==> build 4: inputs <==
## LMFE
module LMFE ( clk, reset, Din, in_en, busy, out_valid, Dout, mem_cen, mem_wen, mem_addr, mem_d, mem_q);
Settings: LEC_CHECK=0, ABC_AREA=1, CAP_MARGIN=25, CELL_PAD_IN_SITES_DETAIL_PLACEMENT=2, CELL_PAD_IN_SITES_GLOBAL_PLACEMENT=0, CORE_ASPECT_RATIO=1.28, CORE_MARGIN=9, CORE_UTILIZATION=42, CTS_CLUSTER_SIZE=54, GPL_ROUTABILITY_DRIVEN=0, HOLD_SLACK_MARGIN=0.23, MAX_ROUTING_LAYER=met4, MIN_ROUTING_LAYER=met1, PLACE_DENSITY_LB_ADDON=0.12, SETUP_SLACK_MARGIN=0.63, SLEW_MARGIN=20; clock period 2.64 ns.
run.sh (not shown) runs the stock make flow with config.mk's settings and CLKGATE_MAP_FILE=.
==> trial 98 (differences from build 4) <==
- CAP_MARGIN: 25 -> 15
- CELL_PAD_IN_SITES_DETAIL_PLACEMENT: 2 -> not set
- CELL_PAD_IN_SITES_GLOBAL_PLACEMENT: 0 -> not set
- CORE_ASPECT_RATIO: 1.28 -> not set
- CORE_MARGIN: 9 -> 2
- CORE_UTILIZATION: 42 -> 70
- CTS_CLUSTER_DIAMETER: not set -> 363
- CTS_CLUSTER_SIZE: 54 -> not set
- GPL_ROUTABILITY_DRIVEN: 0 -> not set
- HOLD_SLACK_MARGIN: 0.23 -> not set
- MAX_ROUTING_LAYER: met4 -> not set
- MIN_ROUTING_LAYER: met1 -> not set
- PLACE_DENSITY_LB_ADDON: 0.12 -> not set
- SETUP_SLACK_MARGIN: 0.63 -> not set
==> flow/constraint.sdc (replaced) <==
create_clock -name core_clock -period 2.7 [get_ports {clk}]
set_input_delay 0.5400 -clock core_clock [delete_from_list [all_inputs] [get_ports {clk}]]
set_output_delay 0.5400 -clock core_clock [all_outputs]
set_load 0.01 [all_outputs]
==> trial 63 (differences from build 4) <==
- CAP_MARGIN: 25 -> 20
- CELL_PAD_IN_SITES_GLOBAL_PLACEMENT: 0 -> 3
- CORE_ASPECT_RATIO: 1.28 -> not set
- CORE_MARGIN: 9 -> 7
- CORE_UTILIZATION: 42 -> 40
- CTS_CLUSTER_SIZE: 54 -> not set
- MIN_ROUTING_LAYER: met1 -> met2
- PLACE_DENSITY_LB_ADDON: 0.12 -> 0.15
- SETUP_SLACK_MARGIN: 0.63 -> not set
==> flow/constraint.sdc (replaced) <==
create_clock -name core_clock -period 6.0 [get_ports {clk}]
set_input_delay 1.2000 -clock core_clock [delete_from_list [all_inputs] [get_ports {clk}]]
set_output_delay 1.2000 -clock core_clock [all_outputs]
set_load 0.01 [all_outputs]
==> trial 65 (differences from build 4) <==
- CELL_PAD_IN_SITES_DETAIL_PLACEMENT: 2 -> 1
- PLACE_DENSITY_LB_ADDON: 0.12 -> 0.18
- SLEW_MARGIN: 20 -> 10
==> results_dict.tcl <==
# yosys + openroad results
set metrics [dict create \
    die_h_um 236 \
    haltStage "global routing" \
    tool.error "[ERROR GRT-0232] Routing congestion too high. Check the congestion heatmap in the GUI." \
    fp_util_pct 71.1 \
    row_count 84 \
    placed_cell_area_mm2 0.0413 \
    fp.dieW_um 236 \
    dpl.hpwl_um 81000 \
    placedCellCount 5965 \
    coreArea_mm2 0.0529 \
    status "aborted with a tool error" \
]
(the above is from trial 98)
==> results_dict.tcl <==
# yosys + openroad results
set metrics [dict create \
    status "no timing/DRC/antenna violations" \
    fp_util_pct 40.3 \
    coreArea_mm2 0.0932 \
    placed_cell_area_mm2 0.0392 \
    row_count 112 \
    dpl.hpwl_um 100000 \
    die_h_um 321 \
]
(the above is from trial 63)
==> results_dict.tcl <==
# yosys + openroad results
set metrics [dict create \
    status "aborted with a tool error" \
    haltStage "global routing" \
    tool.error "[ERROR GRT-0228] Horizontal edge usage exceeds the maximum allowed. (6, 35) usage=65535 limit=3000" \
    placedCellCount 6576 \
    row_count 123 \
    fp_util_pct 42.5 \
    fp.dieW_um 282 \
]
(the above is from trial 65)
==> results_dict.tcl <==
# yosys + openroad results
set metrics [dict create \
    status "aborted with a tool error" \
    fp_util_pct 42.5 \
    coreArea_mm2 0.0883 \
    die_h_um 356 \
    placedCellCount 6575 \
    tool.error "[ERROR DPL-0033] detailed placement checks failed during check placement." \
    dpl.hpwl_um 154000 \
    placed_cell_area_mm2 0.0430 \
    haltStage "clock tree synthesis" \
]
(the above is from build 4)

==> job 7447: inputs <==
Starting RTL as in the previous note.
Settings: LEC_CHECK=0, ABC_AREA=1, CAP_MARGIN=20, CORE_ASPECT_RATIO=0.92, CORE_MARGIN=2, CORE_UTILIZATION=72, CTS_CLUSTER_DIAMETER=311, CTS_CLUSTER_SIZE=10, SETUP_SLACK_MARGIN=1.59, SLEW_MARGIN=20, TNS_END_PERCENT=10; clock period 5.38 ns.
==> job 4306 (differences from job 7447) <==
ABC_AREA = unset   (was 1)
CORE_ASPECT_RATIO = unset   (was 0.92)
CORE_MARGIN = 3   (was 2)
CORE_UTILIZATION = 40   (was 72)
CTS_CLUSTER_DIAMETER = unset   (was 311)
CTS_CLUSTER_SIZE = unset   (was 10)
HOLD_SLACK_MARGIN = -0.06   (was unset)
SETUP_SLACK_MARGIN = unset   (was 1.59)
TNS_END_PERCENT = 60   (was 10)
==> flow/constraint.sdc (replaced) <==
create_clock -name core_clock -period 6.0 [get_ports {clk}]
set_input_delay 1.2000 -clock core_clock [delete_from_list [all_inputs] [get_ports {clk}]]
set_output_delay 1.2000 -clock core_clock [all_outputs]
set_load 0.01 [all_outputs]
==> Changelog: implementation <==
## Implementation

- Worst-margin pin slew: 1085 ps
- Syn_area_per_cell: a little under 9 um^2
- Worst Setup SP: med.in_r[2]
- GRT met1 Usage: 29.94%
- Die W: 314 um
- Worst r2r path cells: 10
- Status: complete, no violations
- # Taps: around 1300
- Cells after DPL: 5434
- Most used cell along the critical path: o21a_1
Source of the figures above: job 4306

==> Changelog: implementation <==
## Implementation

- Status: complete, no violations
- Syn_area_per_cell: 7.403 um^2
- Cells after DPL: roughly 5600
- GRT met1 Usage: 57.38%
- Final worst-path cycle share: 69.46%
- Post-Syn Instances: 5077
- Worst Setup SP: med.in_r[5]
- Most used cell along the critical path: a21oi_1
- Final wirelength: 112200 um
- # Taps: approximately 700
- Die W: 242.2 um
Source of the figures above: job 7447

